Setup of run A:
==> flow/design.v (excerpt) <==
module top(
    clk,
    rst_n,
    ifm0,
    ifm1,
    ifm2,
    ifm0_en,
    ifm1_en,
    ifm2_en,
    w0,
    w1,
    w2,
    w0_en,
    w1_en,
    w2_en,
    obf0_rd_en,
    obf1_rd_en,
    obf2_rd_en,
    obf0_empty,
    obf1_empty,
    obf2_empty,
    obf0_full,
    obf1_full,
    obf2_full,
    obf0_err,
    obf1_err,
    obf2_err,
    obf0_out,
    obf1_out,
    obf2_out
);
Size: roughly 6100 cells after synthesis, roughly 1000 flip-flops, ~120 I/O pins.
Settings: LEC_CHECK=0, ABC_AREA=0, CAP_MARGIN=20, CELL_PAD_IN_SITES_DETAIL_PLACEMENT=0, CORE_MARGIN=2, CORE_UTILIZATION=72, CTS_CLUSTER_DIAMETER=29, CTS_CLUSTER_SIZE=69, HOLD_SLACK_MARGIN=0.07, PLACE_DENSITY=0.79, SETUP_SLACK_MARGIN=0.88, SLEW_MARGIN=20, TNS_END_PERCENT=20; clock period 3.41 ns.
run.sh (not shown) runs the stock make flow with config.mk's settings and CLKGATE_MAP_FILE=.
Status: run A FAILED at global routing (tool error)
> inputs changed (run A -> run B)
- a change of CTS_CLUSTER_DIAMETER from 29 to 56
- a change of CAP_MARGIN from 20 to 10
- a change of SETUP_SLACK_MARGIN from 0.88 to 1.46
- a change of CORE_UTILIZATION from 72 to 47
- a deleted CELL_PAD_IN_SITES_DETAIL_PLACEMENT that had been 0
- an added GPL_TIMING_DRIVEN of 0
- a deleted HOLD_SLACK_MARGIN that had been 0.07
- a change of PLACE_DENSITY from 0.79 to 0.6
- an added GPL_ROUTABILITY_DRIVEN of 1
- a change of TNS_END_PERCENT from 20 to 80
- an added MIN_ROUTING_LAYER of met1
- an added MAX_ROUTING_LAYER of met4
- a deleted CTS_CLUSTER_SIZE that had been 69
- a change of the clock period (ns, I/O delays scaled along) from 3.41 to 5.0
## What came out
- The flow ran to completion for all of run A and run B but run A, which stopped partway.
- The log for run A ends in global routing with error GRT-0232, so the run never completed.
- | core region area | run B vs run A | worse |
- Floorplan-stage core utilization (lower): run B
- Diff run A..run B | synthesized cell count | unchanged
- Summary of run B over run A: TritonCTS buffer count dropped 63; final estimated routing congestion in global placement picked up an extra 0.51%; die size now larger.
Input-level comparison between run C and run B:
- clearing CTS_CLUSTER_DIAMETER, which used to be 56
- putting CELL_PAD_IN_SITES_DETAIL_PLACEMENT at 1 where nothing was set
- swapping 10 for 20 in CAP_MARGIN
- clearing MAX_ROUTING_LAYER, which used to be met4
- clearing SETUP_SLACK_MARGIN, which used to be 1.46
- putting CELL_PAD_IN_SITES_GLOBAL_PLACEMENT at 3 where nothing was set
- swapping 20 for 40 in SLEW_MARGIN
- clearing GPL_TIMING_DRIVEN, which used to be 0
- putting CTS_CLUSTER_SIZE at 19 where nothing was set
- swapping 80 for 90 in TNS_END_PERCENT
- putting PLACE_DENSITY_LB_ADDON at 0.16 where nothing was set
- swapping 47 for 63 in CORE_UTILIZATION
- putting HOLD_SLACK_MARGIN at -0.04 where nothing was set
- clearing ABC_AREA, which used to be 0
- swapping 1 for 0 in GPL_ROUTABILITY_DRIVEN
- clearing PLACE_DENSITY, which used to be 0.6
- swapping met1 for met2 in MIN_ROUTING_LAYER
Findings:
Comparing run B against run C, there is no change at all in gate count of the mapped netlist.
The effective utilization at floorplan of run C exceeds that of run B by 16 points.
Run C against run B: net count after synthesis closely matched the old numbers; area of the chip decreased by 35000 um^2 relative to the old numbers; number of unique standard cell types used by synthesis closely matched the old numbers; core box area decreased by 25% relative to the old numbers; cell row count decreased by 18 relative to the old numbers.
Row width of the die: run C lower / run B higher
Run C never completed; the flow aborted with a tool error in global placement without I/O.
--- input diff run C..run D ---
- swapping 40 for 20 in SLEW_MARGIN
- clearing CELL_PAD_IN_SITES_GLOBAL_PLACEMENT, which used to be 3
- clearing CELL_PAD_IN_SITES_DETAIL_PLACEMENT, which used to be 1
- clearing MIN_ROUTING_LAYER, which used to be met2
- swapping 63 for 70 in CORE_UTILIZATION
- clearing GPL_ROUTABILITY_DRIVEN, which used to be 0
- clearing HOLD_SLACK_MARGIN, which used to be -0.04
- swapping 19 for 42 in CTS_CLUSTER_SIZE
- clearing PLACE_DENSITY_LB_ADDON, which used to be 0.16
- clearing TNS_END_PERCENT, which used to be 90
- putting SETUP_SLACK_MARGIN at -0.25 where nothing was set
- swapping 5.0 for 3.72 in the clock period (ns, I/O delays scaled along)
--- outcome ---
Although run D finished all stages, its layout failed final checks on setup timing.
| number of placement rows | higher: run C |
As far as number of synthesized register bits goes, run D and run C are indistinguishable; the numbers are identical.
Compared with run C, run D shows horizontal die dimension that has gone down by a few percent.
Net count of the mapped netlist came out exactly the same in run D and run C.
Run D: overall die height lower than run C
Chip area line of the yosys report: run D vs run C identical
For the die area, run D came in 9.9% lower than run C did.

---

Starting RTL as in the previous note.
make LEC_CHECK=0 ABC_AREA=0 CAP_MARGIN=10 CELL_PAD_IN_SITES_DETAIL_PLACEMENT=0 CORE_MARGIN=2 CORE_UTILIZATION=72 CTS_CLUSTER_SIZE=69 HOLD_SLACK_MARGIN=0.07 SETUP_SLACK_MARGIN=0.26 SLEW_MARGIN=20 TNS_END_PERCENT=90 finish   # period 4.08 ns
The first run finished but failed the layout checks on negative setup slack.
Change:
ABC_AREA = unset   (was 0)
CAP_MARGIN = 20   (was 10)
CELL_PAD_IN_SITES_DETAIL_PLACEMENT = unset   (was 0)
CORE_UTILIZATION = 30   (was 72)
CTS_CLUSTER_SIZE = unset   (was 69)
HOLD_SLACK_MARGIN = unset   (was 0.07)
PLACE_DENSITY = 0.6   (was unset)
SETUP_SLACK_MARGIN = unset   (was 0.26)
TNS_END_PERCENT = unset   (was 90)
clock period = 5.75 ns   (was 4.08 ns; I/O delays follow)
With this change the flow completed with no timing, DRC or antenna violations.
Synthesized cell count does not change.
Cell count goes up by 14%.
Routed wire length goes down by about 6%.
Total power fell by about 45%.
First-iteration DRC count falls by 32%.
Die size came out higher by about 140%.
Global-route usage went down by 24 points.
Clock power came out lower by 21%.
Via count falls by 11%.
Worst setup slack improves by 1.4 ns.
Clock skew rose by 0.044 ns.
No activity file was given, so power comes from the tool's default toggle rates.
